==> run a <==
Design cordic_pipelined, start of the top module:
module cordic_pipelined(clk, z0, xn, yn);
  parameter z_width = 12; 
  parameter iter_width = 17;   
  input clk;
  input signed [z_width:0] z0;
  output reg signed [iter_width:0] xn, yn;
  parameter N = 10;  
  reg [(N-1):0] d;
  wire signed [iter_width:0] x [N:0];
  wire signed [iter_width:0] y [N:0];
  wire signed [z_width:0] z [N:0];
  reg signed [z_width:0] z_start;
  assign x[0] = 'b01_0011_0110_1110_1001;   
  assign y[0] = 0;
  assign z[0] = z_start;
  reg [(N-1):0] flip;
  wire flip_in;
  assign flip_in = ((z0[z_width]==1) && (z0 < 'h1A60)) || 
   	((z0[z_width]==0) && (z0 > 'h05A0));    
  always @ (posedge clk)
    flip <= {flip[(N-2):0], flip_in};
  always @ (flip, x[N], y[N]) begin
    if (flip[N-1]) begin    
  	xn = ~( x[N]-1 );  
	yn = ~( y[N]-1 );  
    end
    else begin		 
	xn = x[N];	 
	yn = y[N];	 
    end
  end
  always @ (z0) begin
    if (((z0[z_width]==1) && (z0 < 'h1A60)) || 
   	((z0[z_width]==0) && (z0 > 'h05A0))) begin    
	if (z0[z_width] == 1) begin 			 
	    z_start = z0 + 'hB40; 	   
	end
	else begin
	    z_start = z0 - 'hB40;	   
	end
    end
    else begin
	z_start = z0; 
    end
  end
  wire signed [z_width:0] arctan [(N-1):0];
  assign arctan[0] = 'b0_0010_1101_0000;  
  assign arctan[1] = 'b0_0001_1010_1001;  
  assign arctan[2] = 'b0_0000_1110_0000;  
  assign arctan[3] = 'b0_0000_0111_0010;  
  assign arctan[4] = 'b0_0000_0011_1001;  
  assign arctan[5] = 'b0_0000_0001_1100;  
  assign arctan[6] = 'b0_0000_0000_1110;  
  assign arctan[7] = 'b0_0000_0000_0111;  
  assign arctan[8] = 'b0_0000_0000_0011;  
  assign arctan[9] = 'b0_0000_0000_0001;  
  genvar i;
  generate
    for(i=0; i<N; i=i+1)
      begin: stage_generate
        cordic_stage #(.i(i)) stage_i
        (
          .clk(clk), 
          .x_i(x[i]), .x_o(x[i+1]), 
          .y_i(y[i]), .y_o(y[i+1]), 
          .z_i(z[i]), .z_o(z[i+1]),
          .arctan(arctan[i])
        );
      end
  endgenerate
endmodule
clock: 3.32 ns
lec_check: 0
cap_margin: 20
core_margin: 2
core_utilization: 71
cts_cluster_diameter: 141
place_density: 0.35
setup_slack_margin: 0.96
slew_margin: 20
run.sh (not shown) runs the stock make flow with config.mk's settings and CLKGATE_MAP_FILE=.
==> inputs of run b, as changes to run a <==
ABC_AREA = 1   (was unset)
CAP_MARGIN = 5   (was 20)
CELL_PAD_IN_SITES_DETAIL_PLACEMENT = 2   (was unset)
CORE_ASPECT_RATIO = 1.23   (was unset)
CORE_UTILIZATION = 52   (was 71)
CTS_CLUSTER_DIAMETER = 208   (was 141)
GPL_TIMING_DRIVEN = 1   (was unset)
HOLD_SLACK_MARGIN = 0.21   (was unset)
PLACE_DENSITY = 0.36   (was 0.35)
SETUP_SLACK_MARGIN = 0.81   (was 0.96)
SLEW_MARGIN = 15   (was 20)
==> flow/constraint.sdc (replaced) <==
create_clock -name core_clock -period 6.32 [get_ports {clk}]
set_input_delay 1.2640 -clock core_clock [delete_from_list [all_inputs] [get_ports {clk}]]
set_output_delay 1.2640 -clock core_clock [all_outputs]
set_load 0.01 [all_outputs]
==> inputs of run c, as changes to run a <==
ABC_AREA = 1   (was unset)
CORE_UTILIZATION = 58   (was 71)
CTS_CLUSTER_DIAMETER = 227   (was 141)
SETUP_SLACK_MARGIN = unset   (was 0.96)
==> flow/constraint.sdc (replaced) <==
create_clock -name core_clock -period 2.72 [get_ports {clk}]
set_input_delay 0.5440 -clock core_clock [delete_from_list [all_inputs] [get_ports {clk}]]
set_output_delay 0.5440 -clock core_clock [all_outputs]
set_load 0.01 [all_outputs]
==> inputs of run d, as changes to run a <==
CAP_MARGIN = 40   (was 20)
CELL_PAD_IN_SITES_DETAIL_PLACEMENT = 0   (was unset)
CORE_MARGIN = 3   (was 2)
CORE_UTILIZATION = 72   (was 71)
CTS_CLUSTER_DIAMETER = unset   (was 141)
CTS_CLUSTER_SIZE = 19   (was unset)
GPL_ROUTABILITY_DRIVEN = 1   (was unset)
MIN_ROUTING_LAYER = met1   (was unset)
PLACE_DENSITY = unset   (was 0.35)
PLACE_DENSITY_LB_ADDON = 0.28   (was unset)
SETUP_SLACK_MARGIN = 0.53   (was 0.96)
==> flow/constraint.sdc (replaced) <==
create_clock -name core_clock -period 3.75 [get_ports {clk}]
set_input_delay 0.7500 -clock core_clock [delete_from_list [all_inputs] [get_ports {clk}]]
set_output_delay 0.7500 -clock core_clock [all_outputs]
set_load 0.01 [all_outputs]
==> qor summary <==
Worst-case hold path end point: run c stage_generate[6].stage_i.z_o[0]$_DFF_P_; run d flip[4]$_DFF_P_; run a -; run b -
Slew Limit Fails: run c 0; run d 0; run a -; run b -
Status: run c failed layout checks; run d finished clean; run a stopped before the end; run b stopped before the end
Stage where the flow stopped: run c -; run d -; run a global routing; run b detailed placement
Layout check failures: run c setup timing; run d -; run a -; run b -
Tally of OpenROAD warnings: run c 43; run d 41; run a -; run b -
Number of combinational gates with multiple inputs: run c 2872; run d 2560; run a -; run b -
Sequential element share of the synthesized area: run c 29.3%; run d 29.6%; run a 29.6%; run b 29.3%
Number of max-cap violations: run c 0; run d 0; run a -; run b -
Area enclosed by the die boundary: run c 51900 um^2; run d 42400 um^2; run a 42200 um^2; run b 57800 um^2
Cts-stage hold buffer count: run c 0; run d 0; run a 0; run b -
Highest metal layer used by the detailed router: run c met4; run d met5; run a -; run b -
Clock network area share: run c 4.34%; run d 4.57%; run a -; run b -
Routed via count: run c 28.2k; run d 28.9k; run a -; run b -
Final wirelength: run c 88500 um; run d 105000 um; run a -; run b -
Arrival time reported for the critical path endpoint: run c 3.46 ns; run d 4.09 ns; run a -; run b -
Worst path bufs/invs: run c 2; run d 1; run a -; run b -
Final weighted congestion of routability-driven global placement: run c 0.980; run d 0.932; run a 0.916; run b 0.938
Buffers excl. clock: run c 634; run d 293; run a -; run b -
Met3 WL: run c 3670 um; run d 11200 um; run a -; run b -
